$ cat flow/config.mk
export PLATFORM = sky130hd
export DESIGN_NAME = float_adder
export DESIGN_NICKNAME = float_adder
export VERILOG_FILES = /design/flow/design.v
export SDC_FILE = /design/flow/constraint.sdc
export NUM_CORES = 4
export LEC_CHECK = 0
export CAP_MARGIN = 5
export CELL_PAD_IN_SITES_DETAIL_PLACEMENT = 1
export CELL_PAD_IN_SITES_GLOBAL_PLACEMENT = 0
export CORE_ASPECT_RATIO = 0.78
export CORE_MARGIN = 6
export CORE_UTILIZATION = 65
export CTS_CLUSTER_DIAMETER = 310
export CTS_CLUSTER_SIZE = 54
export MIN_ROUTING_LAYER = met2
export SETUP_SLACK_MARGIN = 0.69
export SLEW_MARGIN = 20
$ cat flow/run.sh
#!/bin/bash
# the make line also repeats each setting of config.mk as NAME=value (left out here)
make -C /OpenROAD-flow-scripts/flow DESIGN_CONFIG=/design/flow/config.mk WORK_HOME=/design/flow/orfs CLKGATE_MAP_FILE= finish
$ cat flow/design.v
module float_adder(
    input   clk,
    input   rst,
    input   [31:0]  x,
    input   [31:0]  y,
    output  reg [31:0]  z,
    output  reg [1:0]   overflow, 
    output  reg done
);
    reg [24:0]  m_x, m_y, m_z;
    reg [7:0]   exp_x, exp_y, exp_z;
    reg [2:0]   state_now;
    reg sign_z;
    reg [31:0]  x_q, y_q;
    reg [24:0] out_x,out_y,mid_y,mid_x;
    reg [7:0] move_tot;
    reg [2:0] bigger;
    parameter start = 3'b000, zerocheck = 3'b001, equalcheck = 3'b010, addm = 3'b011, normal = 3'b100, over = 3'b110;
    always @(posedge clk) begin
        if(!rst)begin
            state_now <= start;
            done <= 1'b0;
        end
        else begin
        done <= 1'b0;
        case(state_now)
            start:
                begin
                    x_q <= x;
                    y_q <= y;
                    bigger <= 2'b00;
                    exp_x <= x[30:23];
                    exp_y <= y[30:23];
                    m_x <= {1'b0, 1'b1, x[22:0]};
                    m_y <= {1'b0, 1'b1, y[22:0]};
                    out_x <= 25'b0;
                    out_y <= 25'b0;
                    move_tot <= 8'b0;
                    mid_y<={24'b0,1'b1};
                    mid_x<={24'b0,1'b1};
                    if((x[30:23] == 8'd255 && x[22:0] != 0) || (y[30:23] == 8'd255 && y[22:0] != 0)) 
                        begin
                            overflow <= 2'b11;
                            state_now <= over;
                            sign_z <= 1'b1;
                            exp_z <= 8'b11111111;
                            m_z <= 23'b11111111111111111111111;
                        end
                    else if((x[30:23] == 8'd255 && x[22:0] == 0) || (y[30:23] == 8'd255 && y[22:0] == 0)) 
                        begin
                            overflow <= 2'b11;
                            state_now <= over;
                            sign_z <= 1'b0;
                            exp_z <= 8'b11111111;
                            m_z <= 23'b0;
                        end
                    else
                        begin
                            overflow <= 2'b00;
                            state_now <= zerocheck;
                        end
                end
            zerocheck:
                begin
                    if(m_x[22:0] == 23'b0 && exp_x == 8'b0)
                        begin
                            sign_z <= y_q[31];
                            exp_z <= exp_y;
                            m_z <= m_y;
                            state_now <= over;
                        end
                    else if(m_y[22:0] == 23'b0 && exp_y == 8'b0)
                        begin
                            sign_z <= x_q[31];
                            exp_z <= exp_x;
                            m_z <= m_x;
                            state_now <= over;
                        end
                    else
                        begin
                            state_now <= equalcheck;
                        end
                    if(m_x[22:0] != 23'b0 && exp_x == 8'b0)
                        begin
                            m_x <= {1'b0, 1'b0, x_q[22:0]};
                        end
                    if(m_y[22:0] != 23'b0 && exp_y == 8'b0)
                        begin
                            m_y <= {1'b0, 1'b0, y_q[22:0]};
                        end
                end
            equalcheck:
                begin
                    if(exp_x == exp_y)
                        begin
                            if(bigger == 2'b0)
                                begin
                                    state_now <= addm; 
                                end
                            else if(bigger == 2'b10)
                                begin
                                    if(out_y > mid_y)
                                        begin
                                            m_y <= m_y + 1'b1;
                                        end 
                                    else if(out_y < mid_y)
                                        begin
                                            m_y <= m_y;
                                        end
                                    else if(out_y == m_y)
                                        begin
                                            if(m_y[0] == 1)
                                                begin
                                                    m_y <= m_y + 1'b1;
                                                end
                                            else
                                                begin
                                                    m_y <= m_y;
                                                end
                                        end
                                    state_now <= addm;
                                end
                            else if(bigger == 2'b01)
                                begin
                                    if(out_x > mid_x)
                                        begin
                                            m_x <= m_x + 1'b1;
                                        end 
                                    else if(out_x < mid_x)
                                        begin
                                            m_x <= m_x;
                                        end
                                    else if(out_x == m_x)
                                        begin
                                            if(m_x[0] == 1)
                                                begin
                                                    m_x <= m_x + 1'b1;
                                                end
                                            else
                                                begin
                                                    m_x <= m_x;
                                                end
                                        end
                                    state_now <= addm;
                                end
                        end
                    else
                        begin
                            if(exp_x > exp_y)
                                begin
                                    bigger <= 2'b01;
                                    exp_y <= exp_y + 1'b1;
                                    m_y[23:0] <= {1'b0, m_y[23:1]};
                                    out_y[move_tot] <= m_y[0];
                                    mid_y <= {mid_y[23:0], mid_y[24]};
                                    move_tot <= move_tot + 1'b1;
                                    if(m_y == 24'b0) 
                                        begin
                                            sign_z <= x_q[31];
                                            exp_z <= exp_x;
                                            m_z <= m_x;
                                            state_now <= over;
                                        end
                                    else
                                        begin
                                            state_now <= equalcheck;
                                        end
                                end 
                            else
                                begin
                                    bigger <= 2'b10;
                                    exp_x <= exp_x + 1'b1;
                                    m_x[23:0] <= {1'b0, m_x[23:1]};
                                    out_x[move_tot] <= m_x[0];
                                    mid_x <= {mid_x[23:0], mid_x[24]};
                                    move_tot <= move_tot + 1'b1;
                                    if(m_x == 24'b0) 
                                        begin
                                            sign_z <= y_q[31];
                                            exp_z <= exp_y;
                                            m_z <= m_y;
                                            state_now <= over;
                                        end
                                    else
                                        begin
                                            state_now <= equalcheck;
                                        end
                                end
                        end
                end
            addm:
                begin
                    if(x_q[31] ^ y_q[31] == 1'b0)
                        begin
                            exp_z <= exp_x;
                            sign_z <= x_q[31];
                            m_z <= m_x + m_y;
                            state_now <= normal;
                        end 
                    else
                        begin
                            if(m_x > m_y)
                                begin
                                    exp_z <= exp_x;
                                    sign_z <= x_q[31];
                                    m_z <= m_x - m_y;
                                    state_now <= normal;
                                end
                            else if(m_x < m_y)
                                begin
                                    exp_z <= exp_y;
                                    sign_z <= y_q[31];
                                    m_z <= m_y - m_x;
                                    state_now <= normal;
                                end
                            else
                                begin
                                    sign_z <= 1'b0;
                                    exp_z <= 8'b0;
                                    m_z <= 23'b0;
                                    state_now <= over;
                                end
                        end
                end
            normal:
                begin
                    if(m_z[24] == 1'b1)
                        begin
                            if(m_z[0] == 1)
                                begin
                                    m_z <= m_z + 1'b1;
                                    m_z[0] <= 0;
                                    state_now <= normal;
                                end
                            else
                                begin
                                     m_z <= {1'b0, m_z[24:1]};
                                    exp_z <= exp_z + 1'b1;
                                    state_now <= over;
                                end
                        end 
                    else
                        begin
                            if(m_z[23] == 1'b0 && exp_z >= 1)
                                begin
                                    m_z <= {m_z[23:0], 1'b0};
                                    exp_z <= exp_z - 1'b1;
                                    state_now <= normal;
                                end 
                            else
                                begin
                                    state_now <= over;
                                end
                        end
                end
            over:
                begin
                    z <= {sign_z, exp_z[7:0], m_z[22:0]};
                    done <= 1'b1;
                    if(overflow)
                        begin
                            overflow <= overflow;
                            state_now <= start;
                        end
                    else if(exp_z == 8'd255)
                        begin
                            overflow <= 2'b01;
                            state_now <= start;
                        end
                    else if(exp_z == 8'd0 && m_z[22:0] != 23'b0)
                        begin
                            overflow <= 2'b10;
                            state_now <= start;
                        end
                    else
                        begin
                            overflow <= 2'b0;
                            state_now <= start;
                        end
                end
            default:
                begin
                    state_now <= start;
                end
        endcase    
        end
    end
endmodule
$ cat flow/constraint.sdc
create_clock -name core_clock -period 2.45 [get_ports {clk}]
set_input_delay 0.4900 -clock core_clock [delete_from_list [all_inputs] [get_ports {clk}]]
set_output_delay 0.4900 -clock core_clock [all_outputs]
set_load 0.01 [all_outputs]
==> results of run 1 <==
## through the flow
step	power (mW)	setup slack (ns)	area, sq um
floorplan	8.817	-0.8021	22460
global placement	11.06	-0.9199	28620
==> impl_metrics.py, run 1 <==
# Flow results
metrics = {
    "synth": {
        "synth_top_cell_by_area": "edfxtp_1",
        "synthTopCellsByArea": "edfxtp_1 40%, ha_1 8.5%, xnor2_1 5.2%",
        "yosys.stat.seqShare_pct": 41.11,
        "synthMuxAreaShare_pct": 1.836,
        "ys.flops": 300,
        "simple_gate_share_pct": 16.30,
        "async_reset_ff_share_pct": 0,
        "edf_count": 290,
        "xor_share_pct": 6.992,
        "top_cells_by_count": "290 x edfxtp_1, 261 x nor2_1, 166 x a21oi_1",
        "top_area_share_pct": 40.18,
        "synth.distinct_cells": 78,
        "yosysMostFrequentCell": "edfxtp_1",
        "yosys_area_sq_um": 21670,
        "adder_share_pct": 8.764,
        "syn_area_sq_um": 21670,
        "yosysCellCount": 2328,
        "synthTopLogicFamily": "AND-OR/OR-AND gates",
        "syn_inst": 2328,
        "yosysWarningCount": 1,
        "ys_sh_aoi_pct": 19.80,
        "syn_area_per_cell_sq_um": 9.309,
        "ff_type": "edfxtp_1",
        "floorplan.nets": 2544,
    },
    "die": {
        "die_width_microns": 218.7,
        "fp_util_pct": 66.66,
        "die_y_microns": 173.3,
        "placementRows": 58,
        "chipArea_sq_um": 37900,
        "coreArea_sq_um": 32510,
        "boundaryPins": 101,
    },
    "placed_design": {
        "placement.io_buffers": 100,
        "place_congestion": 1.349,
    },
    "status": {
        "run.stop_error": "[ERROR DPL-0033] detailed placement checks failed during check placement.",
        "stop_stage": "detailed placement (3_5_place_dp)",
        "outcome": "did not finish",
    },
}
==> inputs of run 2 (changes only) <==
Settings changed: CAP_MARGIN 5 to 20, CELL_PAD_IN_SITES_DETAIL_PLACEMENT 1 to default, CELL_PAD_IN_SITES_GLOBAL_PLACEMENT 0 to default, CORE_ASPECT_RATIO 0.78 to default, CORE_MARGIN 6 to 2, CORE_UTILIZATION 65 to 55, CTS_CLUSTER_DIAMETER 310 to default, CTS_CLUSTER_SIZE 54 to default, MIN_ROUTING_LAYER met2 to default, SETUP_SLACK_MARGIN 0.69 to default.
Clock period 2.45 ns to 2.59 ns, I/O delays scaled along.
==> run 2 against run 1 <==
- now fails the layout checks on negative setup slack
- synthesized area unchanged
- die area up 8.2%
- synthesized cell count unchanged
==> impl_metrics.py, run 2 <==
# Physical implementation metrics
metrics = {
    "drt": {
        "maxUsedRoutingLayer": "met4",
        "wl_met3_microns": 13560,
        "drcViolationCount": 0,
        "wirelength_microns": 100800,
        "post_drt_wl_per_cell_microns": 27.58,
        "wl_met2_microns": 43550,
        "drt-initial-drc-count": 3807,
        "vias_per_cell": 6.755,
        "wl_met1_microns": 34960,
        "vias": 24690,
        "postRouteAntennaNets": 0,
        "drtPass1Iterations": 8,
    },
    "finish": {
        "seq_area_sq_um": 8910,
        "area_delta_synth_final_pct": 49.19,
        "fin_cells": 3655,
        "final_area_sq_um": 32330,
        "nets": 3329,
        "fillers": 2042,
        "final-comb-area_sq_um": 13570,
    },
    "synth": {
        "floorplan.nets": 2544,
        "yosys.stat.seqShare_pct": 41.11,
        "synthMuxAreaShare_pct": 1.836,
        "synthTopCellsByArea": "edfxtp_1 40%, ha_1 8.5%, xnor2_1 5.2%",
        "synth.distinct_cells": 78,
        "edf_count": 290,
        "adder_share_pct": 8.764,
        "syn_area_per_cell_sq_um": 9.309,
        "simple_gate_share_pct": 16.30,
        "async_reset_ff_share_pct": 0,
        "syn_inst": 2328,
        "yosys_area_sq_um": 21670,
        "ys.flops": 300,
        "synthTopLogicFamily": "AND-OR/OR-AND gates",
        "top_area_share_pct": 40.18,
        "ff_type": "edfxtp_1",
        "yosysWarningCount": 1,
        "yosysMostFrequentCell": "edfxtp_1",
        "synth_top_cell_by_area": "edfxtp_1",
        "top_cells_by_count": "290 x edfxtp_1, 261 x nor2_1, 166 x a21oi_1",
        "ys_sh_aoi_pct": 19.80,
        "syn_area_sq_um": 21670,
        "yosysCellCount": 2328,
        "xor_share_pct": 6.992,
    },
    "critical_path": {
        "cp.depth": 11,
        "critPathLaunch": "m_y[18]$_DFFE_PP_",
        "worstPathCellList": "nor4_1 -> nand4_1 -> nor4_4 -> buf_4 -> and3_4 -> mux2_4 -> nor2_4 -> a2111oi_4 -> buf_4 -> o31a_1 -> buf_6",
        "worstSetupEndpoint": "exp_z[5]$_DFFE_PP_",
        "r2r_cells": 11,
        "reg2reg_slack_ns": -0.86,
        "end_kind": "flop",
        "worstReg2RegEnd": "exp_z[5]$_DFFE_PP_",
        "crit_path_start_kind": "flop",
        "cp_common_cell": "buf_4",
        "r2r-start": "m_y[18]$_DFFE_PP_",
        "cp_top_family": "simple AND/OR/NAND/NOR gates",
        "critPathSlowestCell": "edfxtp_1",
        "worst-path-buf-inv": 3,
        "cp_slowest_stage_delay_ns": 0.53,
        "crit_type": "flop to flop",
        "cp.required_ns": 2.87,
        "arrival_ns": 3.73,
        "path_max_fanout": 8,
    },
    "timing": {
        "slew_headroom_pct": 24.85,
        "skew_ns": 0.03382,
        "rsz0062_at_grt": "yes",
        "finalSetupTns_ns": -101.11,
        "timing.final.crit_share_pct": 133.2,
        "setup_ws_ns": -0.8602,
        "min_period_ns": 3.450,
        "slew_viol_final": 0,
        "finalSetupViolCount": 259,
        "fmax_ghz": 0.2898,
        "final_hold_viol_count": 0,
        "tightest_slew_ns": 1.127,
    },
    "die": {
        "placementRows": 72,
        "coreArea_sq_um": 38740,
        "fp_util_pct": 55.94,
        "die_width_microns": 202.5,
        "die_y_microns": 202.5,
        "chipArea_sq_um": 41000,
        "boundaryPins": 101,
    },
    "pwr": {
        "finalPower_mw": 16.96,
        "sw_frac_of_total_pct": 34.03,
        "p_clk_mw": 5.16,
        "ir_worst_vdd_uv": 615.9,
        "clockPowerShare_pct": 30.5,
        "seq_power_mw": 5.87,
        "power_frac_comb_pct": 34.9,
        "p_comb_mw": 5.92,
        "p_sw_mw": 5.769,
        "largestPowerGroup": "combinational cells",
        "powerDensity_nw_per_um2": 524.5,
        "p_leak_nw": 13.20,
        "internal_power_mw": 11.19,
        "seqPwrFrac_pct": 34.6,
    },
    "grt": {
        "grt_pass1_wl_microns": 138400,
        "grt_pass1_vias": 23290,
        "track_usage_pct": 44.34,
        "grt_remaining_overflow": 0,
        "antenna_found_initial": 1,
        "grt_start_max_net_pins": 104,
    },
    "job": {
        "cap_violations": 0,
        "warnings": 91,
    },
    "hold_path": {
        "hold_class": "flop to flop",
        "min_to": "z[31]$_DFFE_PP_",
        "hp-start": "sign_z$_DFFE_PP_",
        "hold_depth": 0,
    },
    "cts": {
        "cts_buffers": 36,
        "clkLatencyLatePin_ns": 0.58,
        "clock_sinks": 300,
        "cts.path.max_buffers": 3,
        "clkSlewWorstSetupHoldPaths_ns": 0.07,
        "root_buffer": "clkbuf_16",
        "tritoncts": "built",
        "ctsHoldBuffers": 0,
        "h-tree-depth": 2,
    },
    "placed_design": {
        "dp.cells": 3497,
        "placement.io_buffers": 100,
        "hpwlAfterDp_microns": 66180,
        "postPlaceCellArea_sq_um": 28470,
        "pre_cts_ws_ns": -1.297,
        "place_congestion": 1.065,
    },
    "status": {
        "so_faults": "negative setup slack",
        "outcome": "complete, but fails checks",
    },
}
==> run 2: layer usage <==
layer	vias up	global-route usage, %
li1	10210	-
met1	11460	57.43
met2	2329	69.35
met3	687	10.14
met4	0	23.75
met5	-	0
==> run 2: timing repair <==
action | 4_1_cts | 5_1_grt
pin swaps | 118 | 84
cloned | 8 | 2
endpoints found under the setup margin | 305 | 334
gates resized | 244 | 173
setup buffers | 68 | 35
==> run 2: cell type report <==
class	count	area share (%)
clock buffers	46	3.030
flip-flops and latches	300	27.56
repair buffers	888	23.18
diodes	1	0.007740
well taps	518	2.005
inverters	152	1.827
multi-input cells	1735	41.96
clock inverters	15	0.4296
==> run 2: metrics by stage <==
step	utilization (%)	hold slack, ns
3_3_place_gp	73.50	0.4208
3_5_place_dp	73.50	0.4332
5_1_grt	83.46	0.4585
4_1_cts	81.05	0.4487
6_report	83.46	0.4552
2_1_floorplan	-	0.4003
==> inputs of run 3 (changes only) <==
Settings changed: CELL_PAD_IN_SITES_GLOBAL_PLACEMENT from default to 0, CORE_ASPECT_RATIO from default to 1.54, CORE_UTILIZATION 55 to 72, GPL_TIMING_DRIVEN from default to 1, PLACE_DENSITY_LB_ADDON from default to 0.14, SETUP_SLACK_MARGIN from default to 0.9, SLEW_MARGIN 20 to 35, TNS_END_PERCENT from default to 85.
Clock period 2.59 ns to 3.02 ns, I/O delays scaled along.
==> run 3 against run 2 <==
- the run now fails in clock tree synthesis (4_1_cts)
- die area down 23%
- synthesized cell count unchanged
- synthesized area unchanged
==> impl_metrics.py, run 3 <==
# Flow results
metrics = {
    "status": {
        "outcome": "did not finish",
        "stop_stage": "clock tree synthesis (4_1_cts)",
        "run.stop_error": "[ERROR DPL-0038] Utilization greater than 100%, impossible to legalize",
    },
    "die": {
        "chipArea_sq_um": 31530,
        "placementRows": 78,
        "fp_util_pct": 73.28,
        "coreArea_sq_um": 29570,
        "die_y_microns": 219.3,
        "die_width_microns": 143.8,
        "boundaryPins": 101,
    },
    "synth": {
        "xor_share_pct": 6.992,
        "syn_area_sq_um": 21670,
        "yosysWarningCount": 1,
        "yosys_area_sq_um": 21670,
        "adder_share_pct": 8.764,
        "yosysCellCount": 2328,
        "synthMuxAreaShare_pct": 1.836,
        "edf_count": 290,
        "top_cells_by_count": "290 x edfxtp_1, 261 x nor2_1, 166 x a21oi_1",
        "top_area_share_pct": 40.18,
        "yosys.stat.seqShare_pct": 41.11,
        "ys.flops": 300,
        "syn_inst": 2328,
        "ff_type": "edfxtp_1",
        "synth_top_cell_by_area": "edfxtp_1",
        "syn_area_per_cell_sq_um": 9.309,
        "floorplan.nets": 2544,
        "synthTopLogicFamily": "AND-OR/OR-AND gates",
        "synthTopCellsByArea": "edfxtp_1 40%, ha_1 8.5%, xnor2_1 5.2%",
        "simple_gate_share_pct": 16.30,
        "async_reset_ff_share_pct": 0,
        "synth.distinct_cells": 78,
        "yosysMostFrequentCell": "edfxtp_1",
        "ys_sh_aoi_pct": 19.80,
    },
    "placed_design": {
        "hpwlAfterDp_microns": 66120,
        "placement.io_buffers": 100,
        "place_congestion": 1.177,
        "postPlaceCellArea_sq_um": 26670,
    },
}
[run 3: metrics by stage]
step                TNS (ns)  setup slack [ns]  instances
global placement      -21.52           -0.8149       3117
floorplan             -4.341           -0.2321       2328
detailed placement    -34.31           -0.9966       3117
==> inputs of run 4 (changes only) <==
Settings changed: CAP_MARGIN 20 to 35, CELL_PAD_IN_SITES_GLOBAL_PLACEMENT 0 to 2, CORE_ASPECT_RATIO 1.54 to 1.48, CORE_UTILIZATION 72 to 16, GPL_TIMING_DRIVEN 1 to default, MIN_ROUTING_LAYER from default to met2, PLACE_DENSITY_LB_ADDON 0.14 to 0.28, SETUP_SLACK_MARGIN 0.9 to 1.5, SLEW_MARGIN 35 to 30, TNS_END_PERCENT 85 to default.
Clock period 3.02 ns to 6.5 ns, I/O delays scaled along.
==> run 4 against run 3 <==
- the run now finishes clean
- die area grew to 4.4 times the previous value
- synthesized cell count is the same
- synthesized area is the same
==> impl_metrics.py, run 4 <==
# Physical implementation metrics
metrics = {
    "finish": {
        "area_delta_synth_final_pct": 22.56,
        "nets": 2636,
        "fin_util_pct": 19.73,
        "fin_cells": 4203,
    },
    "critical_path": {
        "crit_type": "flop to flop",
        "cp.required_ns": 6.85,
        "reg2reg_slack_ns": 1.67,
        "end_kind": "flop",
        "worstPathCellList": "ha_1 -> nand4_1 -> nor4_1 -> nand4_1 -> buf_4 -> o21ai_2 -> nor2_1 -> a221oi_1 -> o221ai_1",
        "cp.depth": 9,
        "cp_common_cell": "nand4_1",
        "r2r_cells": 9,
        "worstSetupEndpoint": "m_z[22]$_DFFE_PP_",
        "worst-path-buf-inv": 1,
        "cp_slowest_stage_delay_ns": 0.91,
        "critPathSlowestCell": "ha_1",
        "crit_path_start_kind": "flop",
        "cp_top_family": "simple AND/OR/NAND/NOR gates",
        "arrival_ns": 5.17,
        "r2r-start": "m_y[18]$_DFFE_PP_",
        "critPathLaunch": "m_y[18]$_DFFE_PP_",
        "worstReg2RegEnd": "m_z[22]$_DFFE_PP_",
        "path_max_fanout": 13,
    },
    "synth": {
        "top_cells_by_count": "290 x edfxtp_1, 261 x nor2_1, 166 x a21oi_1",
        "simple_gate_share_pct": 16.30,
        "syn_area_sq_um": 21670,
        "synthMuxAreaShare_pct": 1.836,
        "yosys.stat.seqShare_pct": 41.11,
        "yosys_area_sq_um": 21670,
        "adder_share_pct": 8.764,
        "syn_area_per_cell_sq_um": 9.309,
        "ys_sh_aoi_pct": 19.80,
        "edf_count": 290,
        "floorplan.nets": 2544,
        "synth.distinct_cells": 78,
        "ff_type": "edfxtp_1",
        "ys.flops": 300,
        "synthTopCellsByArea": "edfxtp_1 40%, ha_1 8.5%, xnor2_1 5.2%",
        "synthTopLogicFamily": "AND-OR/OR-AND gates",
        "syn_inst": 2328,
        "xor_share_pct": 6.992,
        "yosysWarningCount": 1,
        "synth_top_cell_by_area": "edfxtp_1",
        "yosysMostFrequentCell": "edfxtp_1",
        "async_reset_ff_share_pct": 0,
        "yosysCellCount": 2328,
        "top_area_share_pct": 40.18,
    },
    "cts": {
        "ctsHoldBuffers": 0,
        "clkSlewWorstSetupHoldPaths_ns": 0.06,
        "cts_buffers": 39,
        "clock_sinks": 300,
        "h-tree-depth": 2,
        "root_buffer": "clkbuf_16",
        "clkLatencyLatePin_ns": 0.63,
        "cts.path.max_buffers": 3,
        "tritoncts": "built",
    },
    "hold_path": {
        "hp-start": "bigger[0]$_DFF_P_",
        "hold_depth": 1,
        "hold_class": "flop to flop",
        "min_to": "bigger[0]$_DFF_P_",
    },
    "drt": {
        "wirelength_microns": 119800,
        "post_drt_wl_per_cell_microns": 28.50,
        "drtPass1Iterations": 10,
        "drcViolationCount": 0,
        "vias": 26990,
        "postRouteAntennaNets": 0,
        "vias_per_cell": 6.423,
        "drt-initial-drc-count": 5563,
    },
    "pwr": {
        "clockPowerShare_pct": 37.7,
        "sw_frac_of_total_pct": 35.33,
        "power_frac_comb_pct": 25.0,
        "seqPwrFrac_pct": 37.3,
        "seq_power_mw": 2.41,
        "powerDensity_nw_per_um2": 243.1,
        "ir_worst_vdd_uv": 176.0,
        "largestPowerGroup": "clock",
        "p_leak_nw": 9.404,
        "internal_power_mw": 4.176,
        "p_clk_mw": 2.43,
        "p_sw_mw": 2.281,
        "p_comb_mw": 1.61,
    },
    "die": {
        "chipArea_sq_um": 138500,
        "boundaryPins": 101,
        "die_y_microns": 451.7,
        "placementRows": 164,
        "fp_util_pct": 16.10,
        "coreArea_sq_um": 134600,
        "die_width_microns": 306.5,
    },
    "placed_design": {
        "dp.cells": 4108,
        "hpwlAfterDp_microns": 86360,
        "place_congestion": 0.9891,
        "pre_cts_ws_ns": 1.229,
        "placement.io_buffers": 100,
    },
    "timing": {
        "timing.final.crit_share_pct": 74.28,
        "finalSetupTns_ns": 0,
        "finalSetupViolCount": 0,
        "final_hold_viol_count": 0,
        "rsz0062_at_grt": "no",
        "slew_viol_final": 0,
        "setup_ws_ns": 1.672,
        "skew_ns": 0.04434,
        "slew_headroom_pct": 30.94,
        "fmax_ghz": 0.2071,
        "min_period_ns": 4.828,
        "tightest_slew_ns": 1.035,
    },
    "grt": {
        "grt_pass1_wl_microns": 164900,
        "antenna_found_initial": 0,
        "track_usage_pct": 25.83,
        "grt_pass1_vias": 29720,
        "grt_start_max_net_pins": 68,
        "grt_remaining_overflow": 0,
    },
    "status": {
        "outcome": "timing/DRC/antenna clean",
    },
    "job": {
        "warnings": 84,
        "cap_violations": 0,
    },
}
## run 4: per-stage QoR
step	power [mW]	area, sq um	hold WS (ns)
3_3_place_gp	3.935	24950	0.4836
4_1_cts	6.365	26330	0.5109
6_report	6.457	26560	0.5143
2_1_floorplan	3.252	21670	0.4003
3_5_place_dp	3.941	25000	0.4943
5_1_grt	6.683	26530	0.5316
## run 4: area by class of cell
cell class | instances | area [sq um]
Multi-Input combinational cell | 1731 | 11780
Clock inverter | 20 | 254.0
Clock buffer | 49 | 1076
Fill cell | 14910 | 108000
Sequential cell | 300 | 8911
Timing Repair Buffer | 196 | 1760
Tap cell | 1743 | 2181
Antenna cell | 12 | 30.03
Inverter | 152 | 571.8
## run 4: layer usage
layer,global-route usage (%),routed length (microns),vias up
met4,6.334,10650,27
met3,31.07,45460,906
met1,-,0,8770
met5,9.198,990,-
met2,32.58,62670,8529
li1,-,-,8762
## run 4: what timing repair did
action | CTS | global route
setup buffers | 0 | 1
setup endpoints to repair | 0 | 24
resized | 0 | 4
endpoints found under the hold margin | 0 | 0
==> inputs of run 5 (changes only) <==
Settings changed: CAP_MARGIN 35 to 20, CELL_PAD_IN_SITES_DETAIL_PLACEMENT from default to 2, CELL_PAD_IN_SITES_GLOBAL_PLACEMENT 2 to 3, CORE_ASPECT_RATIO 1.48 to 1.54, CORE_MARGIN 2 to 6, CORE_UTILIZATION 16 to 19, GPL_ROUTABILITY_DRIVEN from default to 1, GPL_TIMING_DRIVEN from default to 0, PLACE_DENSITY_LB_ADDON 0.28 to 0.2, SETUP_SLACK_MARGIN 1.5 to default, SLEW_MARGIN 30 to 15, TNS_END_PERCENT from default to 85.
Clock period 6.5 ns to 3.02 ns, I/O delays scaled along.
==> run 5 against run 4 <==
- the layout now fails its checks (negative setup slack)
- largest power group is now combinational cells
- critical path depth grew 5
- largest cell class unchanged
- via count grew 9.4%
- global-route usage grew 8.4 points
- register-to-register slack lost 2.6 ns
- flip-flop count is the same
- die area shrank 12%
==> impl_metrics.py, run 5 <==
# Physical implementation metrics
metrics = {
    "critical_path": {
        "path_max_fanout": 10,
        "cp_top_family": "AND-OR/OR-AND gates",
        "r2r-start": "m_x[6]$_DFFE_PP_",
        "worstSetupEndpoint": "m_z[22]$_DFFE_PP_",
        "critPathSlowestCell": "edfxtp_1",
        "critPathLaunch": "m_x[6]$_DFFE_PP_",
        "cp.required_ns": 3.28,
        "arrival_ns": 4.17,
        "r2r_cells": 14,
        "reg2reg_slack_ns": -0.89,
        "crit_type": "flop to flop",
        "worst-path-buf-inv": 6,
        "crit_path_start_kind": "flop",
        "end_kind": "flop",
        "worstPathCellList": "clkbuf_16 -> clkinvlp_4 -> ha_4 -> clkbuf_4 -> and4_2 -> a21o_1 -> a2111oi_4 -> buf_6 -> buf_6 -> o31ai_4 -> a221oi_2 -> buf_4 -> a221oi_2 -> o221ai_4",
        "cp.depth": 14,
        "worstReg2RegEnd": "m_z[22]$_DFFE_PP_",
        "cp_slowest_stage_delay_ns": 0.43,
    },
    "placed_design": {
        "dp.cells": 3910,
        "hpwlAfterDp_microns": 105800,
        "pre_cts_ws_ns": -2.833,
        "placement.io_buffers": 100,
        "place_congestion": 0.9946,
    },
    "pwr": {
        "seq_power_mw": 5.11,
        "p_clk_mw": 5.30,
        "p_leak_nw": 11.61,
        "internal_power_mw": 9.835,
        "sw_frac_of_total_pct": 37.88,
        "seqPwrFrac_pct": 32.3,
        "powerDensity_nw_per_um2": 492.0,
        "ir_worst_vdd_uv": 345.1,
        "power_frac_comb_pct": 34.3,
        "p_comb_mw": 5.42,
        "p_sw_mw": 5.996,
        "largestPowerGroup": "combinational cells",
        "clockPowerShare_pct": 33.5,
    },
    "synth": {
        "synth_top_cell_by_area": "edfxtp_1",
        "edf_count": 290,
        "top_area_share_pct": 40.18,
        "ys.flops": 300,
        "floorplan.nets": 2544,
        "synthTopCellsByArea": "edfxtp_1 40%, ha_1 8.5%, xnor2_1 5.2%",
        "syn_area_sq_um": 21670,
        "yosys_area_sq_um": 21670,
        "syn_inst": 2328,
        "yosysCellCount": 2328,
        "xor_share_pct": 6.992,
        "synth.distinct_cells": 78,
        "ff_type": "edfxtp_1",
        "synthTopLogicFamily": "AND-OR/OR-AND gates",
        "yosysWarningCount": 1,
        "syn_area_per_cell_sq_um": 9.309,
        "top_cells_by_count": "290 x edfxtp_1, 261 x nor2_1, 166 x a21oi_1",
        "ys_sh_aoi_pct": 19.80,
        "yosys.stat.seqShare_pct": 41.11,
        "async_reset_ff_share_pct": 0,
        "synthMuxAreaShare_pct": 1.836,
        "simple_gate_share_pct": 16.30,
        "adder_share_pct": 8.764,
        "yosysMostFrequentCell": "edfxtp_1",
    },
    "grt": {
        "track_usage_pct": 34.28,
        "grt_pass1_wl_microns": 196500,
        "grt_pass1_vias": 33500,
        "grt_start_max_net_pins": 51,
        "grt_remaining_overflow": 0,
        "antenna_found_initial": 1,
    },
    "cts": {
        "clock_sinks": 300,
        "root_buffer": "clkbuf_16",
        "cts_buffers": 41,
        "cts.path.max_buffers": 3,
        "tritoncts": "built",
        "clkSlewWorstSetupHoldPaths_ns": 0.07,
        "clkLatencyLatePin_ns": 0.62,
        "h-tree-depth": 2,
    },
    "die": {
        "die_y_microns": 431.1,
        "boundaryPins": 101,
        "chipArea_sq_um": 122500,
        "fp_util_pct": 19.19,
        "die_width_microns": 284.1,
        "placementRows": 153,
        "coreArea_sq_um": 112900,
    },
    "hold_path": {
        "hold_depth": 1,
        "hp-start": "y[1]",
        "min_to": "y_q[1]$_DFFE_PP_",
        "hold_class": "primary input to flop",
    },
    "drt": {
        "vias_per_cell": 6.927,
        "drt-initial-drc-count": 5022,
        "wirelength_microns": 146300,
        "drcViolationCount": 0,
        "postRouteAntennaNets": 0,
        "drtPass1Iterations": 6,
        "post_drt_wl_per_cell_microns": 34.31,
        "vias": 29530,
    },
    "timing": {
        "skew_ns": 0.03756,
        "setup_ws_ns": -0.8918,
        "final_hold_viol_count": 0,
        "slew_headroom_pct": 17.67,
        "rsz0062_at_grt": "yes",
        "timing.final.crit_share_pct": 129.5,
        "fmax_ghz": 0.2556,
        "min_period_ns": 3.912,
        "finalSetupViolCount": 119,
        "tightest_slew_ns": 1.235,
        "slew_viol_final": 0,
        "finalSetupTns_ns": -31.95,
    },
    "finish": {
        "fin_cells": 4263,
        "nets": 2957,
        "area_delta_synth_final_pct": 48.49,
    },
    "job": {
        "warnings": 87,
        "cap_violations": 0,
    },
    "status": {
        "so_faults": "negative setup slack",
        "outcome": "complete, but fails checks",
    },
}
## run 5: per-stage QoR
stage | power (mW) | util (%) | hold WS [ns] | cell area (sq um)
floorplan | 7.047 | - | 0.4003 | 21850
global placement | 8.771 | 21.87 | 0.4456 | 24700
detailed placement | 8.856 | 22.08 | 0.4434 | 24940
CTS | 15.17 | 26.78 | 0.4553 | 30250
global route | 16.25 | 28.46 | 0.3222 | 32150
finish | 15.83 | 28.49 | 0.3033 | 32180
## run 5: area by class of cell
type	instances	area, sq um
Sequential cell	300	8909
Multi-Input combinational cell	1738	14590
Clock buffer	49	1109
Timing Repair Buffer	368	3581
Inverter	152	635.6
Tap cell	1472	1842
Buffer	140	1217
Clock inverter	27	256.5
Antenna cell	17	42.54
Fill cell	12400	80770
## run 5: metal layers
metal	routed length [microns]	part of all wire [%]	up-vias	track usage [%]
li1	-	-	9452	-
met1	0	0	9466	-
met2	78560	54	9582	46.55
met3	52120	36	1013	40.24
met4	15090	10	18	6.753
met5	483	0.33	-	3.320
## run 5: timing repair
item | in CTS | in global routing
gates cloned | 8 | 6
pin swaps | 118 | 121
endpoints found under the setup margin | 349 | 275
buffers inserted | 156 | 90
resized | 582 | 246
hold buffers | 0 | 0
==> inputs of run 6 (changes only) <==
Settings changed: CELL_PAD_IN_SITES_DETAIL_PLACEMENT 2 to default, CELL_PAD_IN_SITES_GLOBAL_PLACEMENT 3 to 0, CORE_MARGIN 6 to 2, CORE_UTILIZATION 19 to 72, GPL_ROUTABILITY_DRIVEN 1 to default, GPL_TIMING_DRIVEN 0 to 1, MIN_ROUTING_LAYER met2 to default, PLACE_DENSITY_LB_ADDON 0.2 to 0.24, SETUP_SLACK_MARGIN from default to 0.89, SLEW_MARGIN 15 to 35.
==> run 6 against run 5 <==
- the run now fails in clock tree synthesis (4_1_cts)
- synthesized cell count unchanged
- synthesized area unchanged
- die area shrank 74%
==> impl_metrics.py, run 6 <==
# Flow results
metrics = {
    "status": {
        "outcome": "did not finish",
        "stop_stage": "clock tree synthesis (4_1_cts)",
        "run.stop_error": "[ERROR DPL-0033] detailed placement checks failed during check placement.",
    },
    "synth": {
        "floorplan.nets": 2544,
        "edf_count": 290,
        "synthTopLogicFamily": "AND-OR/OR-AND gates",
        "yosysCellCount": 2328,
        "ff_type": "edfxtp_1",
        "synth.distinct_cells": 78,
        "yosys.stat.seqShare_pct": 41.11,
        "syn_area_sq_um": 21670,
        "syn_inst": 2328,
        "synthMuxAreaShare_pct": 1.836,
        "synth_top_cell_by_area": "edfxtp_1",
        "xor_share_pct": 6.992,
        "top_cells_by_count": "290 x edfxtp_1, 261 x nor2_1, 166 x a21oi_1",
        "ys.flops": 300,
        "ys_sh_aoi_pct": 19.80,
        "synthTopCellsByArea": "edfxtp_1 40%, ha_1 8.5%, xnor2_1 5.2%",
        "syn_area_per_cell_sq_um": 9.309,
        "adder_share_pct": 8.764,
        "async_reset_ff_share_pct": 0,
        "top_area_share_pct": 40.18,
        "yosysWarningCount": 1,
        "simple_gate_share_pct": 16.30,
        "yosys_area_sq_um": 21670,
        "yosysMostFrequentCell": "edfxtp_1",
    },
    "placed_design": {
        "postPlaceCellArea_sq_um": 26560,
        "pre_cts_ws_ns": -0.5881,
        "placement.io_buffers": 100,
        "place_congestion": 1.182,
        "hpwlAfterDp_microns": 65630,
    },
    "die": {
        "placementRows": 78,
        "die_width_microns": 143.8,
        "coreArea_sq_um": 29570,
        "boundaryPins": 101,
        "chipArea_sq_um": 31530,
        "die_y_microns": 219.3,
        "fp_util_pct": 73.28,
    },
}
[run 6: metrics by stage]
step                hold WS, ns  setup TNS [ns]  std cells
detailed placement       0.4394          -24.98       3101
global placement         0.4148          -11.93       3101
floorplan                0.4003          -4.341       2328
==> inputs of run 7 (changes only) <==
Settings changed: CELL_PAD_IN_SITES_GLOBAL_PLACEMENT 0 to default, CORE_ASPECT_RATIO 1.54 to default, CORE_UTILIZATION 72 to 71, GPL_TIMING_DRIVEN 1 to default, MAX_ROUTING_LAYER from default to met4, PLACE_DENSITY from default to 0.65, PLACE_DENSITY_LB_ADDON 0.24 to default, SETUP_SLACK_MARGIN 0.89 to default, SLEW_MARGIN 35 to 20, TNS_END_PERCENT 85 to default.
Clock period 3.02 ns to 3.47 ns, I/O delays scaled along.
==> run 7 against run 6 <==
- synthesized area stayed put
- synthesized cell count stayed put
- die area is 1.3% higher
- now fails the layout checks on negative setup slack
==> impl_metrics.py, run 7 <==
# Physical implementation metrics
metrics = {
    "grt": {
        "grt_start_max_net_pins": 109,
        "grt_pass1_vias": 21520,
        "grt_remaining_overflow": 0,
        "antenna_found_initial": 4,
        "grt_pass1_wl_microns": 124700,
        "track_usage_pct": 53.08,
    },
    "synth": {
        "syn_area_per_cell_sq_um": 9.309,
        "edf_count": 290,
        "xor_share_pct": 6.992,
        "ys.flops": 300,
        "ys_sh_aoi_pct": 19.80,
        "syn_area_sq_um": 21670,
        "yosys.stat.seqShare_pct": 41.11,
        "top_area_share_pct": 40.18,
        "yosysMostFrequentCell": "edfxtp_1",
        "ff_type": "edfxtp_1",
        "synthMuxAreaShare_pct": 1.836,
        "synth.distinct_cells": 78,
        "syn_inst": 2328,
        "synthTopCellsByArea": "edfxtp_1 40%, ha_1 8.5%, xnor2_1 5.2%",
        "yosysWarningCount": 1,
        "adder_share_pct": 8.764,
        "yosys_area_sq_um": 21670,
        "top_cells_by_count": "290 x edfxtp_1, 261 x nor2_1, 166 x a21oi_1",
        "async_reset_ff_share_pct": 0,
        "yosysCellCount": 2328,
        "simple_gate_share_pct": 16.30,
        "floorplan.nets": 2544,
        "synth_top_cell_by_area": "edfxtp_1",
        "synthTopLogicFamily": "AND-OR/OR-AND gates",
    },
    "drt": {
        "postRouteAntennaNets": 0,
        "wirelength_microns": 89330,
        "vias": 23400,
        "drtPass1Iterations": 20,
        "vias_per_cell": 7.719,
        "drt-initial-drc-count": 5239,
        "post_drt_wl_per_cell_microns": 29.47,
        "drcViolationCount": 0,
    },
    "timing": {
        "final_hold_viol_count": 0,
        "skew_ns": 0.04541,
        "slew_viol_final": 0,
        "finalSetupViolCount": 56,
        "min_period_ns": 4.001,
        "tightest_slew_ns": 1.182,
        "fmax_ghz": 0.2499,
        "timing.final.crit_share_pct": 115.3,
        "setup_ws_ns": -0.5313,
        "slew_headroom_pct": 20.62,
        "rsz0062_at_grt": "yes",
    },
    "critical_path": {
        "worstReg2RegEnd": "out_y[12]$_SDFFCE_PN0P_",
        "r2r-start": "move_tot[0]$_SDFFCE_PN0P_",
        "crit_type": "flop to flop",
        "cp.depth": 11,
        "reg2reg_slack_ns": -0.53,
        "crit_path_start_kind": "flop",
        "worstSetupEndpoint": "out_y[12]$_SDFFCE_PN0P_",
        "critPathSlowestCell": "edfxtp_1",
        "cp_top_family": "simple AND/OR/NAND/NOR gates",
        "cp.required_ns": 3.75,
        "path_max_fanout": 9,
        "cp_slowest_stage_delay_ns": 0.52,
        "worst-path-buf-inv": 1,
        "worstPathCellList": "inv_1 -> ha_1 -> nor3b_2 -> nand2_1 -> o21ai_0 -> o21ai_1 -> a21oi_1 -> nand3_2 -> or3_1 -> mux2i_1 -> nor2_1",
        "arrival_ns": 4.29,
        "r2r_cells": 11,
        "end_kind": "flop",
        "critPathLaunch": "move_tot[0]$_SDFFCE_PN0P_",
    },
    "status": {
        "outcome": "complete, but fails checks",
        "so_faults": "negative setup slack",
    },
    "cts": {
        "clkLatencyLatePin_ns": 0.56,
        "clock_sinks": 300,
        "h-tree-depth": 2,
        "root_buffer": "clkbuf_16",
        "cts_buffers": 34,
        "clkSlewWorstSetupHoldPaths_ns": 0.07,
        "cts.path.max_buffers": 3,
        "tritoncts": "built",
    },
    "finish": {
        "seq_area_sq_um": 8910,
        "area_delta_synth_final_pct": 22.20,
        "nets": 2829,
        "fillers": 1318,
        "final_area_sq_um": 26480,
        "final-comb-area_sq_um": 12060,
    },
    "pwr": {
        "seqPwrFrac_pct": 39.1,
        "sw_frac_of_total_pct": 34.15,
        "power_frac_comb_pct": 28.5,
        "largestPowerGroup": "sequential cells",
        "ir_worst_vdd_uv": 489.7,
        "seq_power_mw": 4.45,
        "p_comb_mw": 3.25,
        "powerDensity_nw_per_um2": 429.8,
        "p_sw_mw": 3.887,
        "p_clk_mw": 3.68,
        "clockPowerShare_pct": 32.4,
        "p_leak_nw": 10.31,
        "internal_power_mw": 7.494,
    },
    "placed_design": {
        "pre_cts_ws_ns": -0.1696,
        "place_congestion": 1.148,
        "hpwlAfterDp_microns": 57510,
        "postPlaceCellArea_sq_um": 24730,
        "placement.io_buffers": 100,
    },
    "hold_path": {
        "hold_class": "flop to flop",
        "hp-start": "sign_z$_DFFE_PP_",
        "hold_depth": 0,
        "min_to": "z[31]$_DFFE_PP_",
    },
    "job": {
        "warnings": 88,
        "cap_violations": 0,
    },
    "die": {
        "fp_util_pct": 72.54,
        "chipArea_sq_um": 31940,
        "die_width_microns": 178.7,
        "die_y_microns": 178.7,
        "placementRows": 63,
        "boundaryPins": 101,
        "coreArea_sq_um": 29870,
    },
}
==> run 7: final cells by class <==
type                       count  share of cell area, %
antenna                        4                0.03780
clock buffer                  40                  3.336
clock inverter                20                 0.7607
inverter                     152                  2.169
multi-input combinational   1731                  45.54
sequential                   300                  33.65
tap                          390                  1.843
timing repair buffer         394                  12.67
==> run 7: through the flow <==
step	utilization, %	hold WS (ns)	instances	total power [mW]	TNS [ns]
floorplan	-	0.4003	2328	6.093	0
global placement	82.74	0.4086	2934	7.139	-3.765
detailed placement	82.79	0.4204	2935	7.261	-3.268
CTS	86.69	0.4397	2999	10.82	0
global route	88.64	0.4519	3031	11.53	-4.862
finish	88.64	0.4558	3031	11.38	-3.195
==> run 7: timing repair <==
action	4_1_cts	5_1_grt
buffers inserted	4	27
resized	12	76
pin swaps	2	12
setup endpoints to repair	44	91
hold buffers	0	0
==> run 7: metal layers <==
metal,GRT usage (%),vias up,part of all wire [%]
met4,30.12,0,9.7
met3,14.69,894,17
met5,-,-,0
met2,78.43,2848,41
met1,65.87,10460,32
li1,-,9200,-
==> inputs of run 8 (changes only) <==
Settings changed: CELL_PAD_IN_SITES_GLOBAL_PLACEMENT from default to 0, CORE_ASPECT_RATIO from default to 1.54, CORE_UTILIZATION 71 to 72, GPL_TIMING_DRIVEN from default to 1, MAX_ROUTING_LAYER met4 to default, PLACE_DENSITY 0.65 to 0.95, SLEW_MARGIN 20 to 35, TNS_END_PERCENT from default to 85.
Clock period 3.47 ns to 3.48 ns, I/O delays scaled along.
==> run 8 against run 7 <==
- the run now fails in global routing (5_1_grt)
- synthesized area is the same
- die area shrank 1.3%
- synthesized cell count is the same
==> impl_metrics.py, run 8 <==
# Flow results
metrics = {
    "placed_design": {
        "hpwlAfterDp_microns": 58720,
        "place_congestion": 1.181,
        "placement.io_buffers": 100,
        "pre_cts_ws_ns": -0.2957,
    },
    "synth": {
        "yosysMostFrequentCell": "edfxtp_1",
        "edf_count": 290,
        "yosys.stat.seqShare_pct": 41.11,
        "synth_top_cell_by_area": "edfxtp_1",
        "simple_gate_share_pct": 16.30,
        "adder_share_pct": 8.764,
        "ff_type": "edfxtp_1",
        "yosys_area_sq_um": 21670,
        "yosysCellCount": 2328,
        "syn_area_per_cell_sq_um": 9.309,
        "ys.flops": 300,
        "async_reset_ff_share_pct": 0,
        "yosysWarningCount": 1,
        "syn_inst": 2328,
        "top_area_share_pct": 40.18,
        "floorplan.nets": 2544,
        "ys_sh_aoi_pct": 19.80,
        "syn_area_sq_um": 21670,
        "synth.distinct_cells": 78,
        "xor_share_pct": 6.992,
        "top_cells_by_count": "290 x edfxtp_1, 261 x nor2_1, 166 x a21oi_1",
        "synthMuxAreaShare_pct": 1.836,
        "synthTopCellsByArea": "edfxtp_1 40%, ha_1 8.5%, xnor2_1 5.2%",
        "synthTopLogicFamily": "AND-OR/OR-AND gates",
    },
    "cts": {
        "clock_sinks": 300,
        "cts.path.max_buffers": 3,
        "root_buffer": "clkbuf_16",
        "h-tree-depth": 1,
        "cts_buffers": 29,
    },
    "die": {
        "coreArea_sq_um": 29570,
        "placementRows": 78,
        "die_y_microns": 219.3,
        "fp_util_pct": 73.28,
        "boundaryPins": 101,
        "chipArea_sq_um": 31530,
        "die_width_microns": 143.8,
    },
    "grt": {
        "grt_remaining_overflow": 11,
        "track_usage_pct": 62.81,
    },
    "status": {
        "run.stop_error": "[ERROR GRT-0116] Global routing finished with congestion. Check the congestion regions in the DRC Viewer.",
        "stop_stage": "global routing (5_1_grt)",
        "outcome": "did not finish",
    },
}
## run 8: per-stage QoR
step | util [%] | hold WS, ns | area [sq um] | instances
CTS | 86.27 | 0.4359 | 25510 | 2962
detailed placement | 82.61 | 0.4196 | 24430 | 2904
global placement | 82.61 | 0.4149 | 24430 | 2904
floorplan | - | 0.4003 | 21690 | 2328
## run 8: what timing repair did
action	4_1_cts
endpoints found under the setup margin	72
pin swaps	3
hold buffers	0
resized	18
setup buffers	6
hold endpoints to repair	0
## run 8: per-layer routing
layer / global-route usage, % / overflow
met1: 64.54 / 0
met2: 82.98 / 4
met3: 40.26 / 1
met4: 62.48 / 6
met5: 5.921 / 0
==> inputs of run 9 (changes only) <==
Settings changed: CORE_ASPECT_RATIO 1.54 to 1.03, CORE_UTILIZATION 72 to 65, PLACE_DENSITY 0.95 to default.
Clock period 3.48 ns to 3.35 ns, I/O delays scaled along.
==> run 9 against run 8 <==
- now fails the layout checks on max-capacitance violations, max-slew violations, negative setup slack
- synthesized area unchanged
- die area up 10%
- synthesized cell count unchanged
==> impl_metrics.py, run 9 <==
# Physical implementation metrics
metrics = {
    "synth": {
        "async_reset_ff_share_pct": 0,
        "ys_sh_aoi_pct": 19.80,
        "synthTopCellsByArea": "edfxtp_1 40%, ha_1 8.5%, xnor2_1 5.2%",
        "floorplan.nets": 2544,
        "yosys.stat.seqShare_pct": 41.11,
        "syn_area_sq_um": 21670,
        "yosysMostFrequentCell": "edfxtp_1",
        "yosysCellCount": 2328,
        "simple_gate_share_pct": 16.30,
        "syn_inst": 2328,
        "yosysWarningCount": 1,
        "top_area_share_pct": 40.18,
        "xor_share_pct": 6.992,
        "synth.distinct_cells": 78,
        "top_cells_by_count": "290 x edfxtp_1, 261 x nor2_1, 166 x a21oi_1",
        "ff_type": "edfxtp_1",
        "yosys_area_sq_um": 21670,
        "edf_count": 290,
        "synth_top_cell_by_area": "edfxtp_1",
        "synthTopLogicFamily": "AND-OR/OR-AND gates",
        "syn_area_per_cell_sq_um": 9.309,
        "adder_share_pct": 8.764,
        "synthMuxAreaShare_pct": 1.836,
        "ys.flops": 300,
    },
    "critical_path": {
        "cp_slowest_stage_delay_ns": 1.33,
        "path_max_fanout": 8,
        "end_kind": "flop",
        "worstSetupEndpoint": "out_y[17]$_SDFFCE_PN0P_",
        "worst-path-buf-inv": 3,
        "cp.depth": 11,
        "cp_top_family": "AND-OR/OR-AND gates",
        "cp_common_cell": "buf_4",
        "reg2reg_slack_ns": -1.43,
        "cp.required_ns": 3.67,
        "crit_type": "flop to flop",
        "crit_path_start_kind": "flop",
        "r2r-start": "move_tot[0]$_SDFFCE_PN0P_",
        "worstReg2RegEnd": "out_y[17]$_SDFFCE_PN0P_",
        "r2r_cells": 11,
        "arrival_ns": 5.09,
        "critPathSlowestCell": "o32ai_1",
        "critPathLaunch": "move_tot[0]$_SDFFCE_PN0P_",
        "worstPathCellList": "inv_1 -> ha_1 -> nor3b_4 -> buf_4 -> o32ai_1 -> o21ai_1 -> buf_4 -> or3_1 -> nor2_2 -> mux2i_1 -> nor2_1",
    },
    "die": {
        "die_y_microns": 189.3,
        "coreArea_sq_um": 32690,
        "boundaryPins": 101,
        "chipArea_sq_um": 34820,
        "die_width_microns": 183.9,
        "fp_util_pct": 66.28,
        "placementRows": 67,
    },
    "timing": {
        "setup_ws_ns": -1.427,
        "final_hold_viol_count": 0,
        "timing.final.crit_share_pct": 142.6,
        "slew_viol_final": 2,
        "min_period_ns": 4.777,
        "finalSetupViolCount": 134,
        "tightest_slew_ns": 1.624,
        "skew_ns": 0.03202,
        "slew_headroom_pct": -8.634,
        "rsz0062_at_grt": "yes",
        "fmax_ghz": 0.2093,
    },
    "pwr": {
        "clockPowerShare_pct": 31.9,
        "power_frac_comb_pct": 30.0,
        "seq_power_mw": 4.60,
        "largestPowerGroup": "sequential cells",
        "p_sw_mw": 4.147,
        "finalPower_mw": 12.05,
        "ir_worst_vdd_uv": 490.1,
        "internal_power_mw": 7.899,
        "p_leak_nw": 10.83,
        "sw_frac_of_total_pct": 34.43,
        "powerDensity_nw_per_um2": 439.2,
        "p_comb_mw": 3.61,
        "seqPwrFrac_pct": 38.2,
        "p_clk_mw": 3.84,
    },
    "grt": {
        "grt_start_max_net_pins": 82,
        "grt_pass1_wl_microns": 131100,
        "grt_remaining_overflow": 0,
        "grt_pass1_vias": 21740,
        "track_usage_pct": 49.80,
        "antenna_found_initial": 3,
    },
    "cts": {
        "root_buffer": "clkbuf_16",
        "tritoncts": "built",
        "h-tree-depth": 2,
        "cts.path.max_buffers": 3,
        "cts_buffers": 35,
        "clkSlewWorstSetupHoldPaths_ns": 0.08,
        "clkLatencyLatePin_ns": 0.57,
        "clock_sinks": 300,
    },
    "finish": {
        "fillers": 1641,
        "fin_util_pct": 83.90,
        "nets": 2919,
        "area_delta_synth_final_pct": 26.58,
    },
    "placed_design": {
        "pre_cts_ws_ns": -0.5336,
        "place_congestion": 1.039,
        "hpwlAfterDp_microns": 60670,
        "placement.io_buffers": 100,
    },
    "drt": {
        "vias_per_cell": 7.594,
        "post_drt_wl_per_cell_microns": 30.54,
        "drtPass1Iterations": 22,
        "vias": 23880,
        "wl_met3_microns": 16320,
        "postRouteAntennaNets": 0,
        "wl_met1_microns": 30990,
        "drt-initial-drc-count": 5504,
        "drcViolationCount": 0,
        "wl_met2_microns": 38530,
        "maxUsedRoutingLayer": "met5",
        "wirelength_microns": 96020,
    },
    "hold_path": {
        "min_to": "z[31]$_DFFE_PP_",
        "hp-start": "sign_z$_DFFE_PP_",
        "hold_class": "flop to flop",
        "hold_depth": 0,
    },
    "job": {
        "warnings": 90,
        "cap_violations": 1,
    },
    "status": {
        "so_faults": "max-capacitance violations, max-slew violations, negative setup slack",
        "outcome": "complete, but fails checks",
    },
}
run 9: layout make-up:
class                           count  area [sq um]  share of cell area [%]
Clock buffer                       42         902.1                   3.289
Antenna cell                        1         2.502                0.009122
Timing Repair Buffer              482          4044                   14.74
Clock inverter                     21         195.2                  0.7115
Sequential cell                   300          8910                   32.48
Tap cell                          414         518.0                   1.888
Inverter                          152         575.6                   2.098
Multi-Input combinational cell   1732         12280                   44.78
run 9: per-layer routing:
metal  track usage (%)  vias up
met3             14.93      959
met5            0.2857        -
met4             29.23        8
met1             63.27    10780
met2             75.40     2748
li1                  -     9386
run 9: stage by stage:
step	TNS [ns]	cells	cell area, sq um	hold WS (ns)
floorplan	-0.06103	2328	21710	0.4003
detailed placement	-7.256	3033	25340	0.4250
CTS	-0.04367	3107	26610	0.4373
global route	-55.53	3143	27430	0.4403
global placement	-4.149	3033	25340	0.4266
finish	-66.68	3144	27430	0.4366
run 9: timing repair:
action | in CTS | in global routing
gates resized | 20 | 118
pin swaps | 3 | 27
hold buffers | 0 | 0
endpoints found under the setup margin | 102 | 156
cloned | 0 | 2
endpoints found under the hold margin | 0 | 0
buffers inserted | 11 | 34
==> inputs of run 10 (changes only) <==
Settings changed: CAP_MARGIN 20 to 35, CELL_PAD_IN_SITES_GLOBAL_PLACEMENT 0 to default, CORE_ASPECT_RATIO 1.03 to 1.97, CORE_UTILIZATION 65 to 54, CTS_CLUSTER_DIAMETER from default to 248, GPL_TIMING_DRIVEN 1 to 0, MAX_ROUTING_LAYER from default to met4, PLACE_DENSITY_LB_ADDON from default to 0.29, SETUP_SLACK_MARGIN from default to 0.42, SLEW_MARGIN 35 to 20, TNS_END_PERCENT 85 to 15.
Clock period 3.35 ns to 5.0 ns, I/O delays scaled along.
==> run 10 against run 9 <==
- the run now finishes clean
- register-to-register slack improved by 1.8 ns
- largest power group unchanged
- combinational power decreased by 45%
- clock power decreased by about 40%
- fmax increased by 2.2%
- non-clock buffer count decreased by 213
- synthesized area unchanged
- global-route usage decreased by 1.4 points
- worst hold slack improved by 0.0092 ns
- clock-buffer cell count decreased by 12
- die area increased by 20%
==> impl_metrics.py, run 10 <==
# Physical implementation metrics
metrics = {
    "drt": {
        "vias": 21250,
        "post_drt_wl_per_cell_microns": 32.74,
        "drt-initial-drc-count": 2372,
        "drcViolationCount": 0,
        "wirelength_microns": 99310,
        "postRouteAntennaNets": 0,
        "vias_per_cell": 7.005,
        "drtPass1Iterations": 6,
    },
    "pwr": {
        "sw_frac_of_total_pct": 34.65,
        "p_clk_mw": 2.31,
        "internal_power_mw": 4.846,
        "largestPowerGroup": "sequential cells",
        "seq_power_mw": 3.11,
        "power_frac_comb_pct": 26.9,
        "ir_worst_vdd_uv": 374.9,
        "p_leak_nw": 9.148,
        "clockPowerShare_pct": 31.2,
        "powerDensity_nw_per_um2": 300.0,
        "p_comb_mw": 1.99,
        "p_sw_mw": 2.569,
        "seqPwrFrac_pct": 41.9,
    },
    "grt": {
        "track_usage_pct": 48.37,
        "antenna_found_initial": 6,
        "grt_pass1_wl_microns": 142500,
        "grt_pass1_vias": 21190,
        "grt_start_max_net_pins": 51,
        "grt_remaining_overflow": 0,
    },
    "synth": {
        "edf_count": 290,
        "ff_type": "edfxtp_1",
        "syn_area_per_cell_sq_um": 9.309,
        "synth.distinct_cells": 78,
        "synthTopCellsByArea": "edfxtp_1 40%, ha_1 8.5%, xnor2_1 5.2%",
        "top_cells_by_count": "290 x edfxtp_1, 261 x nor2_1, 166 x a21oi_1",
        "synth_top_cell_by_area": "edfxtp_1",
        "adder_share_pct": 8.764,
        "async_reset_ff_share_pct": 0,
        "syn_inst": 2328,
        "synthMuxAreaShare_pct": 1.836,
        "top_area_share_pct": 40.18,
        "yosysWarningCount": 1,
        "yosys.stat.seqShare_pct": 41.11,
        "floorplan.nets": 2544,
        "syn_area_sq_um": 21670,
        "simple_gate_share_pct": 16.30,
        "xor_share_pct": 6.992,
        "yosysMostFrequentCell": "edfxtp_1",
        "synthTopLogicFamily": "AND-OR/OR-AND gates",
        "ys_sh_aoi_pct": 19.80,
        "yosysCellCount": 2328,
        "yosys_area_sq_um": 21670,
        "ys.flops": 300,
    },
    "critical_path": {
        "reg2reg_slack_ns": 0.32,
        "worstPathCellList": "inv_1 -> ha_1 -> clkbuf_1 -> nand2_1 -> a211oi_1 -> nor3_1 -> o21ai_0 -> a21oi_1 -> o21a_1 -> o21ai_0 -> xnor2_1 -> o221ai_1",
        "critPathSlowestCell": "edfxtp_1",
        "path_max_fanout": 10,
        "end_kind": "flop",
        "worst-path-buf-inv": 2,
        "cp.required_ns": 5.30,
        "crit_type": "flop to flop",
        "worstSetupEndpoint": "m_z[24]$_DFFE_PP_",
        "arrival_ns": 4.97,
        "worstReg2RegEnd": "m_z[24]$_DFFE_PP_",
        "cp.depth": 12,
        "cp_common_cell": "o21ai_0",
        "cp_top_family": "AND-OR/OR-AND gates",
        "critPathLaunch": "m_x[9]$_DFFE_PP_",
        "r2r-start": "m_x[9]$_DFFE_PP_",
        "cp_slowest_stage_delay_ns": 0.76,
        "r2r_cells": 12,
        "crit_path_start_kind": "flop",
    },
    "job": {
        "cap_violations": 0,
        "warnings": 86,
    },
    "placed_design": {
        "hpwlAfterDp_microns": 77350,
        "place_congestion": 1.100,
        "pre_cts_ws_ns": -0.4973,
        "postPlaceCellArea_sq_um": 23510,
        "placement.io_buffers": 100,
    },
    "die": {
        "die_y_microns": 285.2,
        "placementRows": 103,
        "boundaryPins": 101,
        "chipArea_sq_um": 41840,
        "fp_util_pct": 54.42,
        "coreArea_sq_um": 39820,
        "die_width_microns": 146.7,
    },
    "cts": {
        "clkSlewWorstSetupHoldPaths_ns": 0.07,
        "root_buffer": "clkbuf_16",
        "h-tree-depth": 1,
        "cts_buffers": 27,
        "clkLatencyLatePin_ns": 0.61,
        "cts.path.max_buffers": 3,
        "tritoncts": "built",
        "clock_sinks": 300,
        "ctsHoldBuffers": 0,
    },
    "timing": {
        "tightest_slew_ns": 1.030,
        "min_period_ns": 4.676,
        "fmax_ghz": 0.2139,
        "timing.final.crit_share_pct": 93.52,
        "slew_viol_final": 0,
        "setup_ws_ns": 0.3239,
        "finalSetupTns_ns": 0,
        "rsz0062_at_grt": "yes",
        "slew_headroom_pct": 31.31,
        "finalSetupViolCount": 0,
        "skew_ns": 0.03615,
        "final_hold_viol_count": 0,
    },
    "finish": {
        "fin_util_pct": 62.08,
        "fillers": 3298,
        "final_area_sq_um": 24720,
        "nets": 2697,
        "area_delta_synth_final_pct": 14.08,
    },
    "hold_path": {
        "min_to": "z[10]$_DFFE_PP_",
        "hold_depth": 0,
        "hp-start": "m_z[10]$_DFFE_PP_",
        "hold_class": "flop to flop",
    },
    "status": {
        "outcome": "timing/DRC/antenna clean",
    },
}
-- run 10: final cells by class --
type	instances	area (sq um)	area share (%)
clock buffer	30	716.9	2.900
multi-input combinational	1731	11760	47.58
inverter	152	570.5	2.308
clock inverter	20	245.2	0.9920
tap	525	656.9	2.657
antenna	6	15.01	0.06073
timing repair buffer	124	1266	5.122
sequential	300	8909	36.04
buffer	145	580.6	2.348
-- run 10: timing repair --
action / in CTS / in global routing
gates cloned: 0 / 0
resized: 22 / 25
setup endpoints to repair: 58 / 52
hold endpoints to repair: 0 / 0
setup buffers: 1 / 6
pin swaps: 0 / 3
-- run 10: routing by layer --
metal	wire length [microns]	vias up	track usage [%]	part of all wire, %
met2	48080	1538	79.71	48
met5	0	-	-	0
li1	-	8943	-	-
met4	13720	0	50.07	14
met1	29410	10060	44.53	30
met3	8100	702	10.45	8.2
-- run 10: through the flow --
stage,hold slack [ns],instances,total power [mW]
3_3_place_gp,0.4292,2953,4.955
3_5_place_dp,0.4339,2963,5.010
6_report,0.4457,3033,7.416
2_1_floorplan,0.4003,2328,4.226
4_1_cts,0.4449,3014,7.262
5_1_grt,0.4576,3032,7.572
==> inputs of run 11 (changes only) <==
Settings changed: CAP_MARGIN 35 to 20, CELL_PAD_IN_SITES_GLOBAL_PLACEMENT from default to 3, CORE_ASPECT_RATIO 1.97 to 1.54, CORE_MARGIN 2 to 3, CORE_UTILIZATION 54 to 16, CTS_CLUSTER_DIAMETER 248 to default, GPL_ROUTABILITY_DRIVEN from default to 1, GPL_TIMING_DRIVEN 0 to 1, MAX_ROUTING_LAYER met4 to default, SETUP_SLACK_MARGIN 0.42 to default, SLEW_MARGIN 20 to 15, TNS_END_PERCENT 15 to 85.
Clock period 5.0 ns to 3.02 ns, I/O delays scaled along.
==> run 11 against run 10 <==
- now fails the layout checks on negative setup slack
- critical path depth increased by 1
- fmax increased by 36%
- first-iteration DRC count decreased by 53%
- routed wire length is 16% higher
- worst setup slack got worse by 0.74 ns
- sequential share of layout area decreased by 9.4 points
- clock power is 100% higher
- synthesized cell count stayed put
- largest cell class unchanged
==> impl_metrics.py, run 11 <==
# Physical implementation metrics
metrics = {
    "status": {
        "outcome": "complete, but fails checks",
        "so_faults": "negative setup slack",
    },
    "critical_path": {
        "cp_slowest_stage_delay_ns": 0.45,
        "r2r_cells": 13,
        "crit_path_start_kind": "flop",
        "arrival_ns": 3.75,
        "worstPathCellList": "buf_6 -> ha_4 -> inv_2 -> fa_2 -> o21ba_4 -> o2111ai_2 -> a31oi_1 -> or3_4 -> a311o_1 -> a21oi_2 -> o2111ai_2 -> mux2i_1 -> o221ai_1",
        "reg2reg_slack_ns": -0.41,
        "worst-path-buf-inv": 2,
        "worstSetupEndpoint": "m_z[24]$_DFFE_PP_",
        "cp_common_cell": "o2111ai_2",
        "r2r-start": "m_x[0]$_DFFE_PP_",
        "end_kind": "flop",
        "crit_type": "flop to flop",
        "cp_top_family": "AND-OR/OR-AND gates",
        "cp.depth": 13,
        "critPathLaunch": "m_x[0]$_DFFE_PP_",
        "path_max_fanout": 4,
        "worstReg2RegEnd": "m_z[24]$_DFFE_PP_",
        "critPathSlowestCell": "a311o_1",
        "cp.required_ns": 3.33,
    },
    "cts": {
        "clkLatencyLatePin_ns": 0.59,
        "cts.path.max_buffers": 3,
        "clock_sinks": 300,
        "clkSlewWorstSetupHoldPaths_ns": 0.06,
        "root_buffer": "clkbuf_16",
        "cts_buffers": 38,
        "tritoncts": "built",
        "h-tree-depth": 2,
    },
    "synth": {
        "yosys_area_sq_um": 21670,
        "synthTopLogicFamily": "AND-OR/OR-AND gates",
        "adder_share_pct": 8.764,
        "synth_top_cell_by_area": "edfxtp_1",
        "top_area_share_pct": 40.18,
        "syn_inst": 2328,
        "yosys.stat.seqShare_pct": 41.11,
        "synth.distinct_cells": 78,
        "syn_area_per_cell_sq_um": 9.309,
        "yosysWarningCount": 1,
        "yosysMostFrequentCell": "edfxtp_1",
        "syn_area_sq_um": 21670,
        "synthTopCellsByArea": "edfxtp_1 40%, ha_1 8.5%, xnor2_1 5.2%",
        "floorplan.nets": 2544,
        "async_reset_ff_share_pct": 0,
        "top_cells_by_count": "290 x edfxtp_1, 261 x nor2_1, 166 x a21oi_1",
        "ys.flops": 300,
        "edf_count": 290,
        "simple_gate_share_pct": 16.30,
        "synthMuxAreaShare_pct": 1.836,
        "xor_share_pct": 6.992,
        "ys_sh_aoi_pct": 19.80,
        "yosysCellCount": 2328,
        "ff_type": "edfxtp_1",
    },
    "finish": {
        "fin_cells": 4860,
        "fillers": 14530,
        "nets": 3275,
        "area_delta_synth_final_pct": 54.56,
    },
    "timing": {
        "skew_ns": 0.01982,
        "finalSetupTns_ns": -20.52,
        "rsz0062_at_grt": "yes",
        "min_period_ns": 3.433,
        "slew_headroom_pct": 38.64,
        "finalSetupViolCount": 110,
        "slew_viol_final": 0,
        "setup_ws_ns": -0.4127,
        "fmax_ghz": 0.2913,
        "final_hold_viol_count": 0,
        "timing.final.crit_share_pct": 113.7,
        "tightest_slew_ns": 0.9204,
    },
    "drt": {
        "wirelength_microns": 115200,
        "drtPass1Iterations": 5,
        "post_drt_wl_per_cell_microns": 23.71,
        "drt-initial-drc-count": 1103,
        "drcViolationCount": 0,
        "postRouteAntennaNets": 0,
        "vias": 21230,
        "vias_per_cell": 4.368,
    },
    "placed_design": {
        "pre_cts_ws_ns": -1.239,
        "dp.cells": 4699,
        "placement.io_buffers": 100,
        "hpwlAfterDp_microns": 92880,
        "place_congestion": 0.8837,
    },
    "pwr": {
        "p_comb_mw": 5.04,
        "finalPower_mw": 14.73,
        "largestPowerGroup": "combinational cells",
        "ir_worst_vdd_uv": 346.3,
        "p_clk_mw": 4.67,
        "p_sw_mw": 4.938,
        "seqPwrFrac_pct": 34.1,
        "internal_power_mw": 9.794,
        "clockPowerShare_pct": 31.7,
        "power_frac_comb_pct": 34.2,
        "powerDensity_nw_per_um2": 439.9,
        "p_leak_nw": 12.96,
        "sw_frac_of_total_pct": 33.52,
        "seq_power_mw": 5.03,
    },
    "die": {
        "chipArea_sq_um": 140000,
        "boundaryPins": 101,
        "coreArea_sq_um": 134600,
        "die_y_microns": 462.7,
        "die_width_microns": 302.6,
        "placementRows": 167,
        "fp_util_pct": 16.10,
    },
    "grt": {
        "grt_pass1_wl_microns": 163200,
        "grt_remaining_overflow": 0,
        "antenna_found_initial": 1,
        "grt_start_max_net_pins": 79,
        "track_usage_pct": 16.06,
        "grt_pass1_vias": 22880,
    },
    "job": {
        "cap_violations": 0,
        "warnings": 87,
    },
    "hold_path": {
        "hold_class": "flop to flop",
        "hold_depth": 0,
        "min_to": "z[31]$_DFFE_PP_",
        "hp-start": "sign_z$_DFFE_PP_",
    },
}
## run 11: cell type report
type                    instances  area, sq um  area share (%)
multi-input cells            1732        13250           39.56
well taps                    1774         2220           6.627
flip-flops and latches        300         8911           26.61
diodes                          1        2.502        0.007471
clock buffers                  49         1023           3.056
repair buffers                835         7326           21.87
inverters                     152        578.1           1.726
clock inverters                17        182.7          0.5454
## run 11: timing repair
action                     CTS  global route
hold buffers                 0             0
buffers inserted            72            30
pin swaps                  130            88
resized                    288            89
gates cloned                 9             1
setup endpoints to repair  167           169
## run 11: stage by stage
stage / hold WS (ns) / util [%] / area, sq um
after floorplan: 0.4003 / - / 21850
after global placement: 0.4139 / 22.02 / 29630
after detailed placement: 0.4401 / 22.03 / 29640
after CTS: 0.4437 / 24.42 / 32850
after global routing: 0.4579 / 24.89 / 33490
final: 0.4477 / 24.89 / 33490
## run 11: metal layers
metal,share of wire [%],up-vias,GRT usage [%]
met5,0,-,0
met4,8.1,0,10.63
met3,2.5,208,1.468
met2,53,449,30.39
met1,36,10440,16.54
li1,-,10130,-
Power figures rest on the tool's default switching activity, not on a simulated workload.
